## job 101
==> flow/design.v (excerpt) <==
module complex_mean_square (
    input wire i_clk,
    input wire i_arst,
    input wire i_en,
    input wire [2:0] i_log2_samples,
    input wire        i_valid,
    input wire [31:0] i_y,
    input wire [31:0] i_y_hat,
    output reg        o_valid,
    output reg [63:0] o_data
);
    wire [31:0] y_diff_w;
    wire [63:0] sq_diff_complex_w;
    wire        sq_diff_valid_w;
    wire [63:0] sum_res_w;
    wire [8:0]  num_samples_w = 1 << i_log2_samples;
    reg [8:0]  sample_rx_cnt_r;
    reg [8:0]  sample_proc_cnt_r;
    reg [1:0]  state_r, next_state_r;
    localparam S_IDLE      = 2'b00;
    localparam S_INIT      = 2'b01;
    localparam S_COMPUTING = 2'b10;
    localparam S_FINALIZE  = 2'b11;
    complex_adder_subtractor #(.WIDTH(32)) y_difference_module (
        .a(i_y),
        .b(i_y_hat),
        .addNotSub(1'b0),
        .result(y_diff_w)
    );
    complex_multiplier cpow_calculator (
        .a(y_diff_w),
        .b(y_diff_w),
        .result(sq_diff_complex_w)
    );
    assign sq_diff_valid_w = i_valid;
    complex_adder_subtractor #(.WIDTH(64)) square_sum (
        .a(o_data),  
        .b(sq_diff_complex_w),
        .addNotSub(1'b1),
        .result(sum_res_w)
    );
    always @(posedge i_clk or posedge i_arst) begin
        if (i_arst)
            state_r <= S_IDLE;
        else
            state_r <= next_state_r;
    end
  ...
Size: roughly 87 flip-flops.
clock: 9.9 ns
lec_check: 0
cap_margin: 30
core_margin: 2
core_utilization: 72
cts_cluster_size: 49
hold_slack_margin: 0.28
setup_slack_margin: -0.77
slew_margin: 20
run.sh (not shown) runs the stock make flow with config.mk's settings and CLKGATE_MAP_FILE=.
From the logs: job 101 reached the end of the flow and failed the layout checks with negative setup slack.
Edits applied to the flow inputs when going from job 101 to job 102:
--- a/flow/config.mk
+++ b/flow/config.mk
@@ -6,9 +6,6 @@
 export NUM_CORES = 4
 export LEC_CHECK = 0
-export CAP_MARGIN = 30
+export CAP_MARGIN = 20
 export CORE_MARGIN = 2
-export CORE_UTILIZATION = 72
-export CTS_CLUSTER_SIZE = 49
-export HOLD_SLACK_MARGIN = 0.28
-export SETUP_SLACK_MARGIN = -0.77
+export CORE_UTILIZATION = 57
 export SLEW_MARGIN = 20
==> flow/constraint.sdc <==
create_clock -name core_clock -period 5.26 [get_ports {i_clk}]
set_input_delay 1.0520 -clock core_clock [delete_from_list [all_inputs] [get_ports {i_clk}]]
set_output_delay 1.0520 -clock core_clock [all_outputs]
set_load 0.01 [all_outputs]
Notes after the runs:
Each of job 102 and job 101 falls short of a clean finish. Completing all stages was not enough for job 101: its layout failed the final checks because of negative setup slack. The final report for job 102 shows a completed flow and a layout that fails verification, specifically negative setup slack. Job 102 ends up with lower core utilization than job 101 does. Sequential share of layout area, job 102 and job 101, lower one = job 102. Clock network area share across job 102 and job 101: no real change. The number of tap instances in job 102 was higher than what job 101 gave. Re max-cap violation count: no difference whatsoever between job 101 and job 102. The wire length reported by the detailed router number comes out lower for job 102 vs job 101.
Input-level comparison between job 103 and job 102:
--- a/flow/config.mk
+++ b/flow/config.mk
@@ -8,4 +8,5 @@
 export CAP_MARGIN = 20
 export CORE_MARGIN = 2
-export CORE_UTILIZATION = 57
+export CORE_UTILIZATION = 72
+export CTS_CLUSTER_SIZE = 99
 export SLEW_MARGIN = 20
==> flow/constraint.sdc <==
create_clock -name core_clock -period 7.39 [get_ports {i_clk}]
set_input_delay 1.4780 -clock core_clock [delete_from_list [all_inputs] [get_ports {i_clk}]]
set_output_delay 1.4780 -clock core_clock [all_outputs]
set_load 0.01 [all_outputs]
Notes after the runs:
What ended job 103 was a tool error in global routing (5_1_grt); the run never finished. Re count of standard-cell rows: job 102 was higher than job 103. Placement-stage cell area (job 103 over job 102): decrease, 2.0%. Comparing job 102 and job 103, the higher count of buffers added by post-CTS timing repair for setup was measured on job 102. What job 103 reported for count of instances resized after the clock tree is built has to be multiplied by 0.877 to get the figure for job 102. Between job 102 and job 103, the post-cts hold-fix buffer tally figures differ only marginally. Going from job 102 to job 103, synthesized instance count barely changed; multiplexer area fraction after synthesis barely changed.
Setup changes, job 103 to job 104
--- a/flow/config.mk
+++ b/flow/config.mk
@@ -9,4 +9,5 @@
 export CORE_MARGIN = 2
 export CORE_UTILIZATION = 72
-export CTS_CLUSTER_SIZE = 99
+export CTS_CLUSTER_SIZE = 98
 export SLEW_MARGIN = 20
+export TNS_END_PERCENT = 10
==> flow/constraint.sdc <==
create_clock -name core_clock -period 9.82 [get_ports {i_clk}]
set_input_delay 1.9640 -clock core_clock [delete_from_list [all_inputs] [get_ports {i_clk}]]
set_output_delay 1.9640 -clock core_clock [all_outputs]
set_load 0.01 [all_outputs]
## What came out
FAIL for each of job 104 and job 103
Every stage of job 104 finished as expected; the final checks, on the other hand, flagged negative setup slack, which means the layout fails.
Taking job 103 as the reference, in job 104 number of cells in Yosys stat closely matched the old numbers; CTS H-tree depth closely matched the old numbers; standard cell area after detailed placement decreased by about 0.7% relative to the old numbers; post-CTS resize count decreased by about 60% relative to the old numbers; post-cts hold-fix buffer tally closely matched the old numbers.
Looking at job 104 and job 103, the synthesized cell count is a wash.
Looking at post-place setup slack across job 104 and job 103, the one that comes out higher is job 104.
The chip area from the yosys synthesis statistics was comparable across job 104 and job 103.
What job 105 does differently from job 104 at the input level:
--- a/flow/config.mk
+++ b/flow/config.mk
@@ -8,6 +8,4 @@
 export CAP_MARGIN = 20
 export CORE_MARGIN = 2
-export CORE_UTILIZATION = 72
-export CTS_CLUSTER_SIZE = 98
+export CORE_UTILIZATION = 40
 export SLEW_MARGIN = 20
-export TNS_END_PERCENT = 10
==> flow/constraint.sdc <==
create_clock -name core_clock -period 13.1 [get_ports {i_clk}]
set_input_delay 2.6200 -clock core_clock [delete_from_list [all_inputs] [get_ports {i_clk}]]
set_output_delay 2.6200 -clock core_clock [all_outputs]
set_load 0.01 [all_outputs]
## What came out
Job 105 went all the way through the flow, and no timing, DRC or antenna check failed. Job 105 against job 104: critical path depth -4, post-route worst setup slack +1.96 ns. Post-CTS repair timing setup buffer count on job 105 is down relative to job 104. Post-detailed-route wirelength per cell, job 105 and job 104, lower one = job 105. The final design instance area without fill number comes out lower for job 105 vs job 104. Looking only at count of placed standard cells in the final layout, fillers left out, and setting everything else aside, the lower value of job 105 and job 104 goes to job 105. Delta(count of plain and timing-repair buffers, job 105 - job 104) < 0. Compare job 105 and job 104 | first-pass GRT wire length lower: job 105. Going from job 104 to job 105, overall track demand over capacity in global routing shrinks by 23 points. Compared to job 104, the router laid down less metal wire for job 105.

---

Starting RTL as in the previous note.
make LEC_CHECK=0 CAP_MARGIN=0 CELL_PAD_IN_SITES_DETAIL_PLACEMENT=2 CELL_PAD_IN_SITES_GLOBAL_PLACEMENT=1 CORE_ASPECT_RATIO=1.49 CORE_MARGIN=2 CORE_UTILIZATION=40 CTS_CLUSTER_DIAMETER=77 GPL_ROUTABILITY_DRIVEN=0 GPL_TIMING_DRIVEN=0 MAX_ROUTING_LAYER=met4 SETUP_SLACK_MARGIN=1.39 SLEW_MARGIN=20 TNS_END_PERCENT=95 finish   # period 13.5 ns
The baseline completed without violations.
==> next run, changes <==
CAP_MARGIN = 20   (was 0)
CELL_PAD_IN_SITES_GLOBAL_PLACEMENT = not set   (was 1)
CORE_ASPECT_RATIO = not set   (was 1.49)
CORE_MARGIN = 9   (was 2)
CTS_CLUSTER_DIAMETER = not set   (was 77)
GPL_TIMING_DRIVEN = not set   (was 0)
MAX_ROUTING_LAYER = not set   (was met4)
MIN_ROUTING_LAYER = met2   (was not set)
SETUP_SLACK_MARGIN = not set   (was 1.39)
TNS_END_PERCENT = 25   (was 95)
=>
- The changed run ended with an error in global routing
- area after synthesis is unchanged
- die size increases by 9.3%
- synthesized cell count does not change

---

The RTL this note starts from:
==> flow/design.v <==
module complex_adder_subtractor #(
    parameter WIDTH=32
) (
    input [WIDTH-1:0] a,
    input [WIDTH-1:0] b,
    input addNotSub,
    output reg [WIDTH-1:0] result
);
    always @(*) begin
        if (addNotSub) begin
            result[WIDTH-1:WIDTH/2] = a[WIDTH-1:WIDTH/2] + b[WIDTH-1:WIDTH/2];
            result[WIDTH/2-1:0] = a[WIDTH/2-1:0] + b[WIDTH/2-1:0];
        end else begin
            result[WIDTH-1:WIDTH/2] = a[WIDTH-1:WIDTH/2] - b[WIDTH-1:WIDTH/2];
            result[WIDTH/2-1:0] = a[WIDTH/2-1:0] - b[WIDTH/2-1:0];
        end
    end
endmodule
module complex_multiplier #(
    parameter WIDTH=32
) (
    input [WIDTH-1:0] a,
    input [WIDTH-1:0] b,
    output [2*WIDTH-1:0] result
);
    wire signed [WIDTH-1:0] a_real = { {(WIDTH/2+1){a[WIDTH/2-1]}}, a[WIDTH/2-1:0] };
    wire signed [WIDTH-1:0] b_real = { {(WIDTH/2+1){b[WIDTH/2-1]}}, b[WIDTH/2-1:0] };
    wire signed [WIDTH-1:0] a_img = { {(WIDTH/2+1){a[WIDTH-1]}}, a[WIDTH-1:WIDTH/2] };
    wire signed [WIDTH-1:0] b_img = { {(WIDTH/2+1){b[WIDTH-1]}}, b[WIDTH-1:WIDTH/2] };
    wire signed [WIDTH-1:0] result_real = a_real * b_real - a_img * b_img;
    wire signed [WIDTH-1:0] result_img = a_real * b_img + a_img * b_real;
    assign result[WIDTH-1:0] = result_real;
    assign result[2*WIDTH-1:WIDTH] = result_img;
endmodule
module complex_mean_square (
    input wire i_clk,
    input wire i_arst,
    input wire i_en,
    input wire [2:0] i_log2_samples,
    input wire        i_valid,
    input wire [31:0] i_y,
    input wire [31:0] i_y_hat,
    output reg        o_valid,
    output reg [63:0] o_data
);
    wire [31:0] y_diff_w;
    wire [63:0] sq_diff_complex_w;
    wire        sq_diff_valid_w;
    wire [63:0] sum_res_w;
    wire [8:0]  num_samples_w = 1 << i_log2_samples;
    reg [8:0]  sample_rx_cnt_r;
    reg [8:0]  sample_proc_cnt_r;
    reg [1:0]  state_r, next_state_r;
    localparam S_IDLE      = 2'b00;
    localparam S_INIT      = 2'b01;
    localparam S_COMPUTING = 2'b10;
    localparam S_FINALIZE  = 2'b11;
    complex_adder_subtractor #(.WIDTH(32)) y_difference_module (
        .a(i_y),
        .b(i_y_hat),
        .addNotSub(1'b0),
        .result(y_diff_w)
    );
    complex_multiplier cpow_calculator (
        .a(y_diff_w),
        .b(y_diff_w),
        .result(sq_diff_complex_w)
    );
    assign sq_diff_valid_w = i_valid;
    complex_adder_subtractor #(.WIDTH(64)) square_sum (
        .a(o_data),  
        .b(sq_diff_complex_w),
        .addNotSub(1'b1),
        .result(sum_res_w)
    );
    always @(posedge i_clk or posedge i_arst) begin
        if (i_arst)
            state_r <= S_IDLE;
        else
            state_r <= next_state_r;
    end
    always @(*) begin
        next_state_r = state_r;
        case (state_r)
            S_IDLE:      if (i_en) next_state_r = S_INIT;
            S_INIT:      next_state_r = S_COMPUTING;
            S_COMPUTING: if (sample_rx_cnt_r == num_samples_w && sample_proc_cnt_r == num_samples_w)
                             next_state_r = S_FINALIZE;
            S_FINALIZE:  next_state_r = S_IDLE;
            default:     next_state_r = S_IDLE;
        endcase
    end
    always @(posedge i_clk or posedge i_arst) begin
        if (i_arst) begin
            o_valid           <= 1'b0;
            o_data            <= 64'b0;
            sample_rx_cnt_r   <= 9'b0;
            sample_proc_cnt_r <= 9'b0;
        end else begin
            o_valid <= 1'b0;  
            case (state_r)
                S_INIT: begin
                    o_data            <= 64'b0;
                    sample_rx_cnt_r   <= 9'b0;
                    sample_proc_cnt_r <= 9'b0;
                end
                S_COMPUTING: begin
                    sample_rx_cnt_r <= sample_rx_cnt_r;
                    sample_proc_cnt_r <= sample_proc_cnt_r;
                    if (i_valid && sample_rx_cnt_r < num_samples_w) begin
                        sample_rx_cnt_r <= sample_rx_cnt_r + 1;
                    end
                    if (sq_diff_valid_w && !(sample_proc_cnt_r == num_samples_w)) begin
                        sample_proc_cnt_r <= sample_proc_cnt_r + 1;
                        o_data <= sum_res_w;
                    end
                end
                S_FINALIZE: begin
					o_valid        <= 1'b1;  
					o_data[31:0]   <= $signed(o_data[31:0]) >>> i_log2_samples;
					o_data[63:32]  <= $signed(o_data[63:32]) >>> i_log2_samples;
                end
            endcase
        end
    end
endmodule
clock: 7.64 ns
lec_check: 0
abc_area: 0
cap_margin: 25
cell_pad_in_sites_detail_placement: 0
core_aspect_ratio: 0.54
core_margin: 9
core_utilization: 31
gpl_routability_driven: 1
gpl_timing_driven: 1
hold_slack_margin: 0.04
max_routing_layer: met4
min_routing_layer: met1
place_density_lb_addon: 0.02
slew_margin: 40
tns_end_percent: 80
The starting point completed and failed the layout checks on negative setup slack.
==> next run, changes <==
==> flow/config.mk (replaced) <==
export PLATFORM = sky130hd
export DESIGN_NAME = complex_mean_square
export DESIGN_NICKNAME = complex_mean_square
export VERILOG_FILES = /design/flow/design.v
export SDC_FILE = /design/flow/constraint.sdc
export NUM_CORES = 4
export LEC_CHECK = 0
export CAP_MARGIN = 20
export CELL_PAD_IN_SITES_DETAIL_PLACEMENT = 0
export CORE_ASPECT_RATIO = 0.5
export CORE_MARGIN = 9
export CORE_UTILIZATION = 57
export CTS_CLUSTER_DIAMETER = 94
export CTS_CLUSTER_SIZE = 100
export GPL_TIMING_DRIVEN = 0
export PLACE_DENSITY_LB_ADDON = 0.02
export SETUP_SLACK_MARGIN = 1.57
export SLEW_MARGIN = 40
export TNS_END_PERCENT = 20
What happened: The changed run completed and failed the layout checks on negative setup slack; global-route usage rises by 15 points; via count rises by 4.2%; worst setup slack loses 350 ps; design area falls by 9.3%; critical path depth falls by 1; final cell count falls by about 17%; core utilization rises by 28 points.
==> next run, changes <==
==> flow/config.mk (replaced) <==
export PLATFORM = sky130hd
export DESIGN_NAME = complex_mean_square
export DESIGN_NICKNAME = complex_mean_square
export VERILOG_FILES = /design/flow/design.v
export SDC_FILE = /design/flow/constraint.sdc
export NUM_CORES = 4
export LEC_CHECK = 0
export ABC_AREA = 1
export CAP_MARGIN = 40
export CELL_PAD_IN_SITES_DETAIL_PLACEMENT = 2
export CORE_ASPECT_RATIO = 0.54
export CORE_MARGIN = 9
export CORE_UTILIZATION = 31
export GPL_ROUTABILITY_DRIVEN = 0
export GPL_TIMING_DRIVEN = 1
export MAX_ROUTING_LAYER = met4
export MIN_ROUTING_LAYER = met2
export PLACE_DENSITY_LB_ADDON = 0.02
export SLEW_MARGIN = 40
export TNS_END_PERCENT = 80
Effect:
- The new run ran to the end with violations: negative setup slack
- global-route usage increases by 9.6 points
- non-clock buffer count increases by 612
- hold slack gets better by 9.2 ps
- cell count increases by about 40%
- worst setup slack gets better by 1000 ps
- via count increases by about 70%
- routed wire length increases by about 47%
- synthesized area increases by about 3.3%
- first-iteration DRC count increases to 2.6 times its value
==> next run, changes <==
==> flow/config.mk (replaced) <==
export PLATFORM = sky130hd
export DESIGN_NAME = complex_mean_square
export DESIGN_NICKNAME = complex_mean_square
export VERILOG_FILES = /design/flow/design.v
export SDC_FILE = /design/flow/constraint.sdc
export NUM_CORES = 4
export LEC_CHECK = 0
export ABC_AREA = 1
export CAP_MARGIN = 10
export CELL_PAD_IN_SITES_DETAIL_PLACEMENT = 0
export CORE_MARGIN = 9
export CORE_UTILIZATION = 57
export CTS_CLUSTER_DIAMETER = 94
export GPL_TIMING_DRIVEN = 0
export PLACE_DENSITY_LB_ADDON = 0.02
export SETUP_SLACK_MARGIN = 1.57
export SLEW_MARGIN = 40
export TNS_END_PERCENT = 20
The new run finished but failed the layout checks on negative setup slack.
Worst setup slack gets better by 260 ps.
Design area is lower by 12%.
Global-route usage is lower by 9.6 points.
Cell count is lower by 18%.
Via count is lower by 33%.
==> next run, changes <==
--- a/flow/config.mk
+++ b/flow/config.mk
@@ -6,6 +6,5 @@
 export NUM_CORES = 4
 export LEC_CHECK = 0
-export ABC_AREA = 1
-export CAP_MARGIN = 10
+export CAP_MARGIN = 20
 export CELL_PAD_IN_SITES_DETAIL_PLACEMENT = 0
 export CORE_MARGIN = 9
The changed run ran to the end with violations: negative setup slack. Setup slack loses 1300 ps. Wire length falls by roughly a tenth.
